==> flow/design.v (excerpt) <==
module ddr2_test
	(
	input  wire          clk,
	input  wire          reset,
	input  wire          writes_en,
	input  wire          reads_en,
	input  wire          calib_done, 
	output reg           ib_re,
	input  wire [31:0]   ib_data,
	input  wire [7:0]    ib_count,  
	input  wire          ib_valid,
	input  wire          ib_empty,
	output reg           ob_we,
	output reg  [31:0]   ob_data,
	input  wire [9:0]    ob_count,
	output reg           p0_rd_en_o, 
	input  wire          p0_rd_empty,
	input  wire [31:0]   p0_rd_data,
	input  wire          p0_cmd_full,
	output reg           p0_cmd_en,
	output reg  [2:0]    p0_cmd_instr,
	output reg  [29:0]   p0_cmd_byte_addr,
	output wire [5:0]    p0_cmd_bl_o, 
	input  wire          p0_wr_full,
	output reg           p0_wr_en,
	output reg  [31:0]   p0_wr_data,
	output wire [3:0]    p0_wr_mask,
	output reg [26:0]		MEMORY_COUNT  
	);
localparam FIFO_SIZE      = 1024;
localparam BURST_LEN      = 10;   
wire        rd_fifo_afull;
reg  [29:0] cmd_byte_addr_wr, cmd_byte_addr_rd;
reg  [5:0]  burst_cnt;
reg         write_mode;
reg         read_mode;
reg         reset_d;
assign p0_cmd_bl_o = BURST_LEN - 1;
assign p0_wr_mask = 4'b0000;
always @(posedge clk) write_mode <= writes_en;
always @(posedge clk) read_mode <= reads_en;
always @(posedge clk) reset_d <= reset;
integer state;
localparam s_idle  = 0,
           s_write1 = 10,
           s_write2 = 11,
           s_write3 = 12,
           s_read1 = 20,
           s_read2 = 21,
           s_read3 = 22,
           s_read4 = 23,
			  s_writecmd0 = 30,
			  s_writecmd1 = 31,
			  s_readcmd0 = 40,
			  s_readcmd1 = 41;
always @(posedge clk) begin
	if (reset_d) begin
		state           	<= s_idle;
		burst_cnt       	<= BURST_LEN;
		cmd_byte_addr_wr  <= 0;
		cmd_byte_addr_rd  <= 0;
		p0_cmd_instr 		<= 3'b0;
		p0_cmd_byte_addr 	<= 30'b0;
		MEMORY_COUNT		<= 0;
		p0_cmd_instr 	<= 3'd0;
		p0_cmd_en 		<= 1'b0;
		p0_wr_en 		<= 1'b0;
		p0_rd_en_o 		<= 1'b0;
		ib_re 			<= 1'b0;
		ob_we 			<= 1'b0;
	end else begin
		case (state)
			s_idle: begin
				p0_cmd_en 	<= 1'b0;  
				p0_wr_en 	<= 1'b0;	
				p0_rd_en_o 	<= 1'b0;
				ib_re 		<= 1'b0;
				ob_we 		<= 1'b0;
				burst_cnt <= BURST_LEN;
  ...
Size in the first run: roughly 1,100 cells after synthesis, roughly 200 flip-flops, ~230 I/O pins.
make LEC_CHECK=0 ABC_AREA=1 CAP_MARGIN=20 CORE_MARGIN=2 CORE_UTILIZATION=66 PLACE_DENSITY=0.6 SETUP_SLACK_MARGIN=0.54 SLEW_MARGIN=20 TNS_END_PERCENT=5 finish   # period 2.44 ns
run.sh (not shown) runs the stock make flow with config.mk's settings and CLKGATE_MAP_FILE=.
The baseline completed with no timing, DRC or antenna violations.
==> next run, changes <==
- ABC_AREA: 1 -> unset
- CORE_UTILIZATION: 66 -> 40
- SETUP_SLACK_MARGIN: 0.54 -> unset
- TNS_END_PERCENT: 5 -> unset
- clock period: 2.44 -> 2.43 ns (I/O delays scaled with it)
Effect: Flip-flop count does not change. Worst setup slack is worse by 0.21 ns. Count of clock-buffer cells in the layout goes down by 1. Utilization went down by 33 points. Synthesized cell count fell by 22%. Combinational power falls by 10%.
==> next run, changes <==
- CORE_UTILIZATION: 40 -> 58
- clock period: 2.43 -> 2.05 ns (I/O delays scaled with it)
Register-to-register slack got worse by 0.20 ns.
Routed wire length climbs by 1.6%.
Via count climbs by 7.5%.
Power climbs by 20%.
==> next run, changes <==
- clock period: 2.05 -> 1.35 ns (I/O delays scaled with it)
Effect: The new run failed in 4_1_cts (DPL-0038); die area does not change; area after synthesis is unchanged; synthesized cell count does not change.

* * *

Starting RTL as in the previous note.
clock: 3.0 ns
lec_check: 0
cap_margin: 20
core_aspect_ratio: 1.11
core_margin: 3
core_utilization: 40
cts_cluster_diameter: 340
cts_cluster_size: 71
place_density_lb_addon: 0.12
slew_margin: 20
The first run went through all stages and came out clean.
Rerun with:
Settings changed: CELL_PAD_IN_SITES_GLOBAL_PLACEMENT set to 3, CORE_ASPECT_RATIO 1.11 to 0.5, GPL_TIMING_DRIVEN set to 0, PLACE_DENSITY set to 0.35, PLACE_DENSITY_LB_ADDON 0.12 to unset, SETUP_SLACK_MARGIN set to -0.22, TNS_END_PERCENT set to 5.
What happened: Now the flow died in 3_3_place_gp; die size came out higher by 0.46%; area after synthesis does not change; synthesized cell count does not change.
Rerun with:
Settings changed: CELL_PAD_IN_SITES_GLOBAL_PLACEMENT 3 to unset, CORE_ASPECT_RATIO 0.5 to unset, CORE_MARGIN 3 to 2, CTS_CLUSTER_DIAMETER 340 to unset, CTS_CLUSTER_SIZE 71 to unset, GPL_TIMING_DRIVEN 0 to unset, PLACE_DENSITY 0.35 to unset, SETUP_SLACK_MARGIN -0.22 to 0.36, TNS_END_PERCENT 5 to unset.
Clock period 3.0 ns to 1.35 ns, I/O delays scaled along.
Now the flow produced a layout that fails on negative setup slack. Synthesized area is unchanged. Die area fell by a few percent. Synthesized cell count does not change.
Rerun with:
Settings changed: CORE_UTILIZATION 40 to 56, SETUP_SLACK_MARGIN 0.36 to -0.13.
- Now the flow ended with an error in 5_1_grt
- synthesized cell count does not change
- area after synthesis stays the same
- die area goes down by a quarter to a third
Rerun with:
Settings changed: CAP_MARGIN 20 to 30, CORE_UTILIZATION 56 to 40, SETUP_SLACK_MARGIN -0.13 to unset.
Clock period 1.35 ns to 3.4 ns, I/O delays scaled along.
=> With this change the flow went through all stages and came out clean; area after synthesis does not change; die size climbs by 39%; synthesized cell count stays the same.

* * *

The RTL this note starts from:
==> flow/design.v <==
`timescale 1ns/1ps
module ddr2_test
	(
	input  wire          clk,
	input  wire          reset,
	input  wire          writes_en,
	input  wire          reads_en,
	input  wire          calib_done, 
	output reg           ib_re,
	input  wire [31:0]   ib_data,
	input  wire [7:0]    ib_count,  
	input  wire          ib_valid,
	input  wire          ib_empty,
	output reg           ob_we,
	output reg  [31:0]   ob_data,
	input  wire [9:0]    ob_count,
	output reg           p0_rd_en_o, 
	input  wire          p0_rd_empty,
	input  wire [31:0]   p0_rd_data,
	input  wire          p0_cmd_full,
	output reg           p0_cmd_en,
	output reg  [2:0]    p0_cmd_instr,
	output reg  [29:0]   p0_cmd_byte_addr,
	output wire [5:0]    p0_cmd_bl_o, 
	input  wire          p0_wr_full,
	output reg           p0_wr_en,
	output reg  [31:0]   p0_wr_data,
	output wire [3:0]    p0_wr_mask,
	output reg [26:0]		MEMORY_COUNT  
	);
localparam FIFO_SIZE      = 1024;
localparam BURST_LEN      = 10;   
wire        rd_fifo_afull;
reg  [29:0] cmd_byte_addr_wr, cmd_byte_addr_rd;
reg  [5:0]  burst_cnt;
reg         write_mode;
reg         read_mode;
reg         reset_d;
assign p0_cmd_bl_o = BURST_LEN - 1;
assign p0_wr_mask = 4'b0000;
always @(posedge clk) write_mode <= writes_en;
always @(posedge clk) read_mode <= reads_en;
always @(posedge clk) reset_d <= reset;
integer state;
localparam s_idle  = 0,
           s_write1 = 10,
           s_write2 = 11,
           s_write3 = 12,
           s_read1 = 20,
           s_read2 = 21,
           s_read3 = 22,
           s_read4 = 23,
			  s_writecmd0 = 30,
			  s_writecmd1 = 31,
			  s_readcmd0 = 40,
			  s_readcmd1 = 41;
always @(posedge clk) begin
	if (reset_d) begin
		state           	<= s_idle;
		burst_cnt       	<= BURST_LEN;
		cmd_byte_addr_wr  <= 0;
		cmd_byte_addr_rd  <= 0;
		p0_cmd_instr 		<= 3'b0;
		p0_cmd_byte_addr 	<= 30'b0;
		MEMORY_COUNT		<= 0;
		p0_cmd_instr 	<= 3'd0;
		p0_cmd_en 		<= 1'b0;
		p0_wr_en 		<= 1'b0;
		p0_rd_en_o 		<= 1'b0;
		ib_re 			<= 1'b0;
		ob_we 			<= 1'b0;
	end else begin
		case (state)
			s_idle: begin
				p0_cmd_en 	<= 1'b0;  
				p0_wr_en 	<= 1'b0;	
				p0_rd_en_o 	<= 1'b0;
				ib_re 		<= 1'b0;
				ob_we 		<= 1'b0;
				burst_cnt <= BURST_LEN;
				if ((p0_cmd_full == 1'b0) && (p0_cmd_en == 1'b0) && calib_done==1 && write_mode==1 && (ib_count >= BURST_LEN) && (MEMORY_COUNT<(27'd0-4*BURST_LEN))) begin
					state <= s_write1;
				end else if ((p0_cmd_full == 1'b0) && (p0_cmd_en == 1'b0) && calib_done==1 && read_mode==1 && (ob_count<(FIFO_SIZE-1-4*BURST_LEN) ) && (MEMORY_COUNT>4*BURST_LEN)) begin
					state <= s_readcmd0;
				end
			end
			s_write1: begin
				p0_wr_en <= 1'b0;					  
				ib_re <= 1'b1;
				state <= s_write2;
			end
			s_write2: begin
				ib_re <= 1'b0;
				if(ib_valid==1) begin
					p0_wr_data <= ib_data;
					burst_cnt <= burst_cnt - 1;
					state <= s_write3;
				end
			end
			s_write3: begin
				if (p0_wr_full == 1'b0) begin
					p0_wr_en   <= 1'b1;
					if (burst_cnt == 6'd0) begin
						state <= s_writecmd0;
						MEMORY_COUNT	  <= MEMORY_COUNT+4*BURST_LEN;
					end else begin
						state 			  <= s_write1;
					end
				end
			end
			s_writecmd0: begin
				p0_wr_en    	  <= 1'b0;
				p0_cmd_byte_addr <= cmd_byte_addr_wr;
				cmd_byte_addr_wr <= cmd_byte_addr_wr + 4*BURST_LEN;  
				p0_cmd_instr     <= 3'b000;
				state 			  <= s_writecmd1;
			end
			s_writecmd1: begin
				p0_cmd_en <= 1'b1;				 
				state <= s_idle;					 
			end
			s_readcmd0: begin
				p0_cmd_instr <= 3'b001;						 	 
				p0_cmd_byte_addr <= cmd_byte_addr_rd; 	 
				state <= s_readcmd1;	
			end
			s_readcmd1: begin
				p0_cmd_en <= 1'b1;					 
				state <= s_read1;	
			end
			s_read1: begin
				p0_cmd_en <= 1'b0;				  
				if (p0_rd_empty==0) begin 		  
					p0_rd_en_o  <= 1'b1;			  
					state <= s_read2;
				end
			end
			s_read2: begin
				ob_data <= p0_rd_data;		 
				p0_rd_en_o  <= 1'b0;					 	 
				state <= s_read3;
			end
			s_read3: begin
				ob_we 		  <= 1'b1;		 
				burst_cnt <= burst_cnt - 1;		 
				state <= s_read4;
			end
			s_read4: begin
				ob_we <= 1'b0;								 
				if ((burst_cnt == 6'd0)) begin 	 
					MEMORY_COUNT <= MEMORY_COUNT - 4*BURST_LEN; 			 
					cmd_byte_addr_rd	<= cmd_byte_addr_rd + 4*BURST_LEN;  
					state <= s_idle;
				end else begin
					state <= s_read1;
				end
			end
		endcase
	end
end
endmodule
Settings: LEC_CHECK=0, CAP_MARGIN=20, CORE_MARGIN=2, CORE_UTILIZATION=47, CTS_CLUSTER_SIZE=35, GPL_TIMING_DRIVEN=1, PLACE_DENSITY_LB_ADDON=0.13, SETUP_SLACK_MARGIN=0.43, SLEW_MARGIN=20; clock period 1.9 ns.
The starting point finished with negative setup slack left.
Change:
Settings changed: CORE_UTILIZATION 47 to 56, CTS_CLUSTER_SIZE 35 to not set, GPL_TIMING_DRIVEN 1 to not set, PLACE_DENSITY_LB_ADDON 0.13 to not set, SETUP_SLACK_MARGIN 0.43 to 0.35.
Clock period 1.9 ns to 1.35 ns, I/O delays scaled along.
=> The new run died in clock tree synthesis. Die size fell by about a fifth. Synthesized cell count does not change. Area after synthesis stays the same.
Change:
Settings changed: CELL_PAD_IN_SITES_DETAIL_PLACEMENT set to 2, CORE_ASPECT_RATIO set to 0.53, CORE_UTILIZATION 56 to 40, CTS_CLUSTER_DIAMETER set to 156, GPL_ROUTABILITY_DRIVEN set to 1, PLACE_DENSITY_LB_ADDON set to 0.1, SETUP_SLACK_MARGIN 0.35 to -0.02.
Result: Now the flow never finished: it broke off in detailed placement; die size increases by 39%; area after synthesis does not change; synthesized cell count does not change.
Change:
Settings changed: CELL_PAD_IN_SITES_DETAIL_PLACEMENT 2 to not set, CORE_ASPECT_RATIO 0.53 to not set, CORE_UTILIZATION 40 to 51, CTS_CLUSTER_DIAMETER 156 to not set, GPL_ROUTABILITY_DRIVEN 1 to not set, PLACE_DENSITY set to 0.6, PLACE_DENSITY_LB_ADDON 0.1 to not set, SETUP_SLACK_MARGIN -0.02 to not set.
Clock period 1.35 ns to 2.43 ns, I/O delays scaled along.
=> Now the flow completed without violations; die area fell by 21%; synthesized area does not change; synthesized cell count does not change.
Change:
Settings changed: CORE_UTILIZATION 51 to 40.
Clock period 2.43 ns to 3.0 ns, I/O delays scaled along.
The new run completed without violations.
Non-clock buffer count drops by 6.
Die size climbs by 27%.
Via count drops by 3.6%.
Count of clock-buffer cells in the layout drops by 2.
Total power drops by 19%.
Worst setup slack improved by 0.40 ns.
Worst hold slack got worse by 0.011 ns.
Global-route usage drops by 5.6 points.
Change:
Settings changed: CORE_ASPECT_RATIO set to 1.33, CTS_CLUSTER_DIAMETER set to 213, CTS_CLUSTER_SIZE set to 94, GPL_TIMING_DRIVEN set to 0, PLACE_DENSITY 0.6 to 0.35, TNS_END_PERCENT set to 15.
Result: Die area stays flat. Setup slack gets worse by 0.088 ns. Non-clock buffer count grows by 56. Design area grows by 2.4%. Clock power grows by about 2%. Cell count grows by about 2.5%.
Power is estimated from default activity; no workload was simulated.
